## alu_top
module alu_top(
    input             clk,
    input      [31:0] a_in,
    input      [31:0] b_in,
    input      [3:0]  aluc_in,
    output reg [31:0] r_out,
    output reg        zero_out,
    output reg        overflow_out
    );
clock: 5.42 ns
lec_check: 0
cap_margin: 20
core_margin: 2
core_utilization: 72
cts_cluster_diameter: 51
cts_cluster_size: 58
place_density: 0.67
slew_margin: 20
run.sh (not shown) runs the stock make flow with config.mk's settings and CLKGATE_MAP_FILE=.
The starting point finished but fails on setup timing.
Then changed:
CORE_UTILIZATION = 20   (was 72)
CTS_CLUSTER_DIAMETER = default   (was 51)
CTS_CLUSTER_SIZE = default   (was 58)
PLACE_DENSITY = default   (was 0.67)
clock period = 5.73 ns   (was 5.42 ns; I/O delays follow)
Outcome: With this change the flow went through all stages and came out clean; design area is higher by about 5%; die area is higher to 3.5 times its value; final cell count is higher by 29%; worst setup slack gains 400 ps; clock skew is higher by 8.4 ps.
Then changed:
CORE_UTILIZATION = 66   (was 20)
CTS_CLUSTER_DIAMETER = 62   (was default)
clock period = 4.88 ns   (was 5.73 ns; I/O delays follow)
The changed run finished but failed the layout checks on setup timing.
Register-to-register slack is worse by 1200 ps.
Setup slack is worse by 1200 ps.
Routed wire length went up by roughly a tenth.
Non-clock buffer count grows by 157.
Count of clock-buffer cells in the layout came out higher by 1.

---

wip/pepper:
alu_top again, from the RTL that the note above started with.
Settings: LEC_CHECK=0, CAP_MARGIN=40, CORE_MARGIN=2, CORE_UTILIZATION=72, CTS_CLUSTER_DIAMETER=51, CTS_CLUSTER_SIZE=23, PLACE_DENSITY=0.67, SLEW_MARGIN=20; clock period 5.42 ns.
wip/pepper ran in full, but the layout does not pass; the checks complain about negative setup slack.
### wip/pepper -> wip/maple
Settings: CTS_CLUSTER_SIZE: 23 -> 20; PLACE_DENSITY: 0.67 -> 0.66; CTS_CLUSTER_DIAMETER: 51 -> 62; the clock period (ns, I/O delays scaled along): 5.42 -> 5.38.
Findings:
- wip/maple ran in full, but the layout does not pass; the checks complain about negative setup slack.
- Run comparison: wip/pepper slowest cell on the critical path sky130_fd_sc_hd__or4_4; wip/maple slowest cell on the critical path sky130_fd_sc_hd__or4_1
- In the metrics for wip/maple and wip/pepper, the one carrying the higher depth of the worst hold-timing path is wip/pepper.
- Cell area grows slightly when moving from wip/pepper to wip/maple.
- Compared with wip/pepper, wip/maple shows a higher total internal power.
- Looking at wip/maple and wip/pepper, the relative contribution of the clock network to total power is a wash.
- Compared with wip/pepper, wip/maple shows via count higher by 728.
- wip/maple leaves less setup margin than wip/pepper.
- Taking wip/pepper as the reference, in wip/maple tightest hold margin down 0.081 ns, cell count shows an increase of 7, global-route usage went up 0.91 points.
Relative to wip/maple, the following input files were edited for wip/garnet:
Settings: clearing PLACE_DENSITY, which used to be 0.66; swapping 20 for 40 in SLEW_MARGIN; putting PLACE_DENSITY_LB_ADDON at 0.28 where nothing was set; swapping 5.38 for 5.37 in the clock period (ns, I/O delays scaled along).
### Flow results
wip/garnet -> wip/maple: cell area after placement flat
Changes observed in wip/garnet relative to wip/maple: synthesized cell count about even; placer congestion estimate fell 0.084.
The flow ran to completion for all of wip/maple and wip/garnet but wip/garnet, which stopped partway.
Stage in which a tool error killed wip/garnet: 5_1_grt.
--- input diff wip/garnet..wip/cedar ---
Settings: CTS_CLUSTER_SIZE: 20 -> unset; CTS_CLUSTER_DIAMETER: 62 -> unset; CORE_UTILIZATION: 72 -> 40; SLEW_MARGIN: 40 -> 20; PLACE_DENSITY_LB_ADDON: 0.28 -> unset; CAP_MARGIN: 40 -> 20; the clock period (ns, I/O delays scaled along): 5.37 -> 6.0.
==> comparison <==
Delta (wip/cedar minus wip/garnet): maximum count of clock buffers along a single path held steady, area after synthesis held steady.
Min post-cts resize count across wip/garnet and wip/cedar: wip/cedar
Cmp wip/garnet and wip/cedar / placed wire-length estimate after detailed placement / higher: wip/cedar
wip/cedar: flow completed, timing, DRC and antenna clean
Compared with wip/garnet, wip/cedar shows effective utilization at floorplan lower by 33 points.
wip/cedar vs. wip/garnet: buffers inserted during post-CTS setup optimization went down by 16.
Die: wip/cedar bigger than wip/garnet
Looking at wip/garnet and wip/cedar, the net count after synthesis is a wash.
Modified inputs, wip/quartz compared to wip/cedar
Settings: CORE_UTILIZATION changed from 40 to 64; ABC_AREA newly set to 1; the clock period (ns, I/O delays scaled along) changed from 6.0 to 6.85.
Findings:
When the final numbers for wip/cedar and wip/quartz were put side by side, the sequential share of layout area turned out to be greater in wip/cedar.
Cell leakage power sits higher in wip/quartz than in wip/cedar.
Between wip/cedar and wip/quartz, the iteration-0 DRC count of the detailed router is higher for wip/quartz.
Utilization | wip/quartz above wip/cedar
Lower final critical-path share of the clock period goes to wip/quartz over wip/cedar.
The instance area after placement in wip/quartz is 1.09 times that in wip/cedar.
wip/quartz ends up with higher number of diodes added for antenna fixing than wip/cedar does.
wip/quartz against wip/cedar; synthesized area is up by more than 10%.
[wip/quartz] proportion of power drawn by the clock network rose 0.9 points relative to wip/cedar
[compare] base=wip/cedar new=wip/quartz: die size went down by about 30%, count of clock-buffer cells in the layout now larger.

---

Starting RTL as in the previous note.
Settings: LEC_CHECK=0, CAP_MARGIN=20, CORE_ASPECT_RATIO=0.5, CORE_MARGIN=8, CORE_UTILIZATION=58, SLEW_MARGIN=20, TNS_END_PERCENT=5; clock period 6.0 ns.
==> next run, changes <==
Settings changed: CORE_ASPECT_RATIO 0.5 to default, CORE_MARGIN 8 to 2, CORE_UTILIZATION 58 to 67, CTS_CLUSTER_SIZE from default to 100.
The changed run went through all stages and came out clean; area after synthesis is unchanged; global-route usage rose by 16 points; final area goes down by 1.3%; synthesized cell count does not change; register-to-register slack barely changes; routed wire length is higher by 5.7%; setup slack gets better by 7.7 ps.
==> next run, changes <==
Settings changed: ABC_AREA from default to 0, CORE_ASPECT_RATIO from default to 0.5, CORE_MARGIN 2 to 9, CORE_UTILIZATION 67 to 58, CTS_CLUSTER_DIAMETER from default to 232, PLACE_DENSITY_LB_ADDON from default to 0.1, SETUP_SLACK_MARGIN from default to 1.58.
Effect:
- area after synthesis is unchanged
- hold slack stays flat
- via count falls by a few percent
- routed wire length falls slightly
- cell count climbs by a few percent
- core utilization goes down by 7.0 points
- sequential power goes down slightly
- setup slack gains 320 ps
- total power fell slightly
- non-clock buffer count rises by 16
==> next run, changes <==
Settings changed: ABC_AREA 0 to default, CORE_ASPECT_RATIO 0.5 to default, CORE_MARGIN 9 to 2, CORE_UTILIZATION 58 to 72, CTS_CLUSTER_DIAMETER 232 to default, CTS_CLUSTER_SIZE 100 to default, PLACE_DENSITY from default to 0.66, PLACE_DENSITY_LB_ADDON 0.1 to default, SETUP_SLACK_MARGIN 1.58 to default, TNS_END_PERCENT 5 to default.
Clock period 6.0 ns to 5.81 ns, I/O delays scaled along.
Result: The new run finished but fails on setup timing; worst setup slack loses 680 ps; first-iteration DRC count rises by about 70%; core utilization climbs by 14 points; sequential cell count stays the same; clock power went up by about 8%; worst hold slack gains 58 ps; cell count went down by 1.4%; wire length went up by about 3%.

---

== alpha ==
alu_top again, from the RTL that the note above started with.
clock: 4.71 ns
lec_check: 0
cap_margin: 20
core_margin: 2
core_utilization: 71
cts_cluster_diameter: 48
cts_cluster_size: 79
place_density_lb_addon: 0.24
setup_slack_margin: -0.41
slew_margin: 20
Stage in which a tool error killed alpha: clock tree synthesis (4_1_cts).
diff inputs: alpha => beta
- SETUP_SLACK_MARGIN no longer set, was -0.41
- CTS_CLUSTER_DIAMETER no longer set, was 48
- CTS_CLUSTER_SIZE no longer set, was 79
- CORE_UTILIZATION now 66, was 71
- PLACE_DENSITY_LB_ADDON no longer set, was 0.24
- the clock period (ns, I/O delays scaled along) now 4.88, was 4.71
[flow] beta | stages: complete | final checks: fail | reason: negative setup slack. alpha did not finish; a tool error ended it in clock tree synthesis (4_1_cts). Sort alpha and beta by floorplan core density asc -> top: beta. [beta] floorplan row count rose 4.9% relative to alpha. Of the two candidates, alpha has the better area of the core and beta the worse one.
The inputs of gamma differ from those of beta as listed below.
- TNS_END_PERCENT now 5, previously not set
- CTS_CLUSTER_SIZE now 100, previously not set
- CORE_UTILIZATION now 40, was 66
- the clock period (ns, I/O delays scaled along) now 6.0, was 4.88
--- outcome ---
gamma was carried through to the last stage, and its layout satisfied the timing, DRC and antenna checks. Between beta and gamma, the source-to-sink clock delay at the later pin of the worst-skew pair does not differ in any meaningful way. Cell area after layout delta for gamma relative to beta: 1400 sq um lower. gamma vs. beta: fraction of area in clock buffers and inverters went up by 0.19 points. Compared with beta, in gamma wire length of the first global-routing pass lost about 13%; synthesized area did not really move; final-report setup violation count shows a reduction of 3.
What delta does differently from gamma at the input level:
- CTS_CLUSTER_SIZE now 98, was 100
Diff gamma..delta | sequential cell count | unchanged. Global-route usage over all layers came out exactly the same in gamma and delta. Re placed instance area: no difference whatsoever between gamma and delta. From gamma to delta, synthesized area did not move at all. Reported for gamma and delta, total power divided by cell area turned out identical to the last digit. On maximum clock insertion buffer count, gamma and delta are basically level.
For epsilon, these inputs were changed with respect to delta:
- CORE_UTILIZATION now 58, was 40
- CORE_ASPECT_RATIO now 0.5, previously not set
- CORE_MARGIN now 9, was 2
- CTS_CLUSTER_DIAMETER now 232, previously not set
- ABC_AREA now 0, previously not set
- CTS_CLUSTER_SIZE now 100, was 98
## What came out
Comparing epsilon and delta, the lower global placer's final weighted congestion is on delta.
epsilon vs delta: total track usage up in epsilon
On number of global-route vias before repair, the higher figure sits with epsilon, not delta.

---

== TR ==
alu_top again, from the RTL that the note above started with.
Settings: LEC_CHECK=0, CAP_MARGIN=35, CORE_MARGIN=2, CORE_UTILIZATION=72, CTS_CLUSTER_DIAMETER=52, CTS_CLUSTER_SIZE=22, PLACE_DENSITY=0.37, SLEW_MARGIN=20; clock period 5.34 ns.
TR ran in full, but the layout does not pass; the checks complain about setup timing.
Edits applied to the flow inputs when going from TR to MS:
- clearing CTS_CLUSTER_SIZE, which used to be 22
- swapping 0.37 for 0.4 in PLACE_DENSITY
- swapping 35 for 20 in CAP_MARGIN
- swapping 5.34 for 5.48 in the clock period (ns, I/O delays scaled along)
[summary]
Tool error GRT-0232 stopped MS during 5_1_grt; no final results.
Going from TR to MS, the post-CTS repair timing setup buffer count was found to have gone up by 43.
Going from TR to MS, number of placed instances, taps included shrank slightly.
Diff MS..TR | chip area line of the yosys report | unchanged
Comparing MS against TR, there is no change at all in number of input and output port buffers inserted.
Summary of MS over TR: floorplan utilization stayed essentially flat, placed standard-cell area now sits lower.

---

Setup of lane 1:
Starting RTL as in the previous note.
make LEC_CHECK=0 ABC_AREA=1 CAP_MARGIN=40 CELL_PAD_IN_SITES_GLOBAL_PLACEMENT=1 CORE_MARGIN=2 CORE_UTILIZATION=40 CTS_CLUSTER_DIAMETER=104 GPL_ROUTABILITY_DRIVEN=1 GPL_TIMING_DRIVEN=0 PLACE_DENSITY_LB_ADDON=0.14 SLEW_MARGIN=35 finish   # period 6.54 ns
[inputs] lane 2 vs lane 1
- CELL_PAD_IN_SITES_GLOBAL_PLACEMENT: 1 -> unset
- GPL_ROUTABILITY_DRIVEN: 1 -> 0
- CTS_CLUSTER_DIAMETER: 104 -> unset
- PLACE_DENSITY_LB_ADDON: 0.14 -> 0.12
- ABC_AREA: 1 -> unset
- CAP_MARGIN: 40 -> 20
Notes after the runs:
- On required arrival time at the worst endpoint, lane 1 and lane 2 are basically level.
- Going from lane 1 to lane 2, met3 usage in global routing grew by 0.65 points, chip area in the Yosys report lost 0.0011 mm^2.
- Lane 2 was carried through to the last stage, and its layout satisfied the timing, DRC and antenna checks.
Setup changes, lane 2 to lane 3
- clearing PLACE_DENSITY_LB_ADDON, which used to be 0.12
- swapping 35 for 20 in SLEW_MARGIN
- clearing GPL_ROUTABILITY_DRIVEN, which used to be 0
- putting PLACE_DENSITY at 0.67 where nothing was set
- putting CTS_CLUSTER_SIZE at 58 where nothing was set
- clearing GPL_TIMING_DRIVEN, which used to be 0
- swapping 40 for 71 in CORE_UTILIZATION
- swapping 6.54 for 5.0 in the clock period (ns, I/O delays scaled along)
==> results <==
- Tool error GRT-0232 stopped lane 3 during global routing; no final results.
- Lane 2 did not stop at any stage, and its layout met the timing, DRC and antenna checks.
- As of lane 3, half-perimeter wire length of the detailed placement result had risen by more than 10% compared to lane 2.
- Reported for lane 2 and lane 3, synthesized cell count turned out identical to the last digit.
- Reported for lane 2 and lane 3, number of port buffers turned out identical to the last digit.
- NOTE placement row count lane 2->lane 3 decreased by more than a quarter
- Reported for lane 2 and lane 3, area of the synthesized netlist per yosys stat turned out identical to the last digit.
- As far as parity-gate share of the synthesized area counting xor and xnor cells goes, lane 2 and lane 3 are indistinguishable; the numbers are identical.
- Cmp lane 2 and lane 3 / die size / higher: lane 2
- Between lane 2 and lane 3, the count of placed standard cells including taps does not differ in any meaningful way.
- As far as share of flip-flops with an asynchronous set or reset after synthesis is concerned, lane 2 and lane 3 perform about the same.
- NOTE: cell area after placement in lane 3 exceeds that of lane 2

---

Starting RTL as in the previous note.
clock: 3.37 ns
lec_check: 0
abc_area: 1
cap_margin: 5
core_margin: 2
core_utilization: 71
cts_cluster_diameter: 279
cts_cluster_size: 95
place_density: 0.37
slew_margin: 20
The first run stopped in 4_1_cts.
Rerun with:
--- a/flow/config.mk
+++ b/flow/config.mk
@@ -7,8 +7,6 @@
 export LEC_CHECK = 0
-export ABC_AREA = 1
-export CAP_MARGIN = 5
+export CAP_MARGIN = 20
 export CORE_MARGIN = 2
-export CORE_UTILIZATION = 71
-export CTS_CLUSTER_DIAMETER = 279
-export CTS_CLUSTER_SIZE = 95
+export CORE_UTILIZATION = 72
+export CTS_CLUSTER_DIAMETER = 52
 export PLACE_DENSITY = 0.37
==> flow/constraint.sdc (replaced) <==
create_clock -name core_clock -period 5.34 [get_ports {clk}]
set_input_delay 1.0680 -clock core_clock [delete_from_list [all_inputs] [get_ports {clk}]]
set_output_delay 1.0680 -clock core_clock [all_outputs]
set_load 0.01 [all_outputs]
Outcome: With this change the flow finished but failed the layout checks on setup timing. Area after synthesis shrinks by 11%. Die area shrinks by 12%. Synthesized cell count shrinks by 35%.

---

## exp/delta
alu_top again, from the RTL that the note above started with.
Settings: LEC_CHECK=0, ABC_AREA=1, CAP_MARGIN=20, CELL_PAD_IN_SITES_DETAIL_PLACEMENT=1, CELL_PAD_IN_SITES_GLOBAL_PLACEMENT=1, CORE_ASPECT_RATIO=0.72, CORE_MARGIN=7, CORE_UTILIZATION=29, GPL_ROUTABILITY_DRIVEN=0, HOLD_SLACK_MARGIN=-0.08, MIN_ROUTING_LAYER=met2, PLACE_DENSITY_LB_ADDON=0.19, SETUP_SLACK_MARGIN=1.26, SLEW_MARGIN=40; clock period 4.31 ns.
What exp/nickel does differently from exp/delta at the input level:
- SLEW_MARGIN now 0, was 40
- GPL_ROUTABILITY_DRIVEN no longer set, was 0
- ABC_AREA no longer set, was 1
- HOLD_SLACK_MARGIN no longer set, was -0.08
- CELL_PAD_IN_SITES_GLOBAL_PLACEMENT no longer set, was 1
- MIN_ROUTING_LAYER now met1, was met2
- CELL_PAD_IN_SITES_DETAIL_PLACEMENT no longer set, was 1
- CORE_MARGIN now 3, was 7
- the clock period (ns, I/O delays scaled along) now 4.91, was 4.31
Complete run, failing final checks: exp/nickel, reason setup timing. The sequential share of layout area in exp/nickel sits 0.82 points above the value recorded for exp/delta. exp/delta -> exp/nickel: final wirelength decreased by more than a quarter. For via count of the first global-routing pass, dividing the value from exp/delta by the value from exp/nickel gives 2.1. Comparing exp/nickel and exp/delta, the higher logic share of the area is on exp/delta. Re relative contribution of the clock network to total power: exp/nickel is 1.8 points down on exp/delta. Sort exp/nickel and exp/delta by post-route fraction of the period consumed by the critical path desc -> top: exp/nickel. exp/nickel vs. exp/delta: final total power went down 11%; number of vias after detailed routing went down 44%.
What exp/lagoon does differently from exp/nickel at the input level:
- CORE_MARGIN changed from 3 to 2
- SETUP_SLACK_MARGIN removed (was 1.26)
- SLEW_MARGIN changed from 0 to 40
- CORE_ASPECT_RATIO removed (was 0.72)
- CORE_UTILIZATION changed from 29 to 58
- the clock period (ns, I/O delays scaled along) changed from 4.91 to 5.34
==> results <==
Note that the total detailed-routing wirelength recorded for exp/lagoon amounts to 0.827 times the value seen in exp/nickel.
exp/lagoon ended up with met2 as its most crowded layer after global routing; exp/nickel ended up with met1.
Diff exp/nickel -> exp/lagoon: sequential power decreased 8.3%, detailed-placement wirelength estimate decreased about 20%, maximum clock frequency decreased 1.4%.
No crash in exp/lagoon: every stage finished, but the layout fails its final checks due to setup timing.
[inputs] exp/quartz vs exp/lagoon
- putting CTS_CLUSTER_DIAMETER at 41 where nothing was set
- putting TNS_END_PERCENT at 50 where nothing was set
- clearing PLACE_DENSITY_LB_ADDON, which used to be 0.19
- swapping 58 for 72 in CORE_UTILIZATION
- putting CTS_CLUSTER_SIZE at 41 where nothing was set
- putting PLACE_DENSITY at 0.66 where nothing was set
Findings:
[flow] exp/quartz | stages: complete | final checks: fail | reason: setup timing. Compared with exp/lagoon, in exp/quartz insertion delay to the later sink of the worst-skew pair closely matched the old numbers; worst setup slack decreased by 0.37 ns relative to the old numbers. Higher area growth from synthesis to layout among exp/quartz and exp/lagoon: exp/lagoon. Between exp/quartz and exp/lagoon, the layout buffering overhead excluding clock cells is lower for exp/quartz. Looking at transition time at the pin with the least slew margin across exp/quartz and exp/lagoon, the one that comes out higher is exp/lagoon. Net switching fraction of the power sits higher in exp/quartz than in exp/lagoon. From exp/lagoon to exp/quartz the numbers moved as follows: fmax moved down; met1 track demand over resource in global routing moved up. Of exp/quartz and exp/lagoon, the run reporting the higher finished layout cell area was exp/lagoon. exp/lagoon → exp/quartz: sequential share of layout area grew by 0.64 points, worst hold slack shrank by 0.0039 ns.
No activity file was given, so power comes from the tool's default toggle rates.
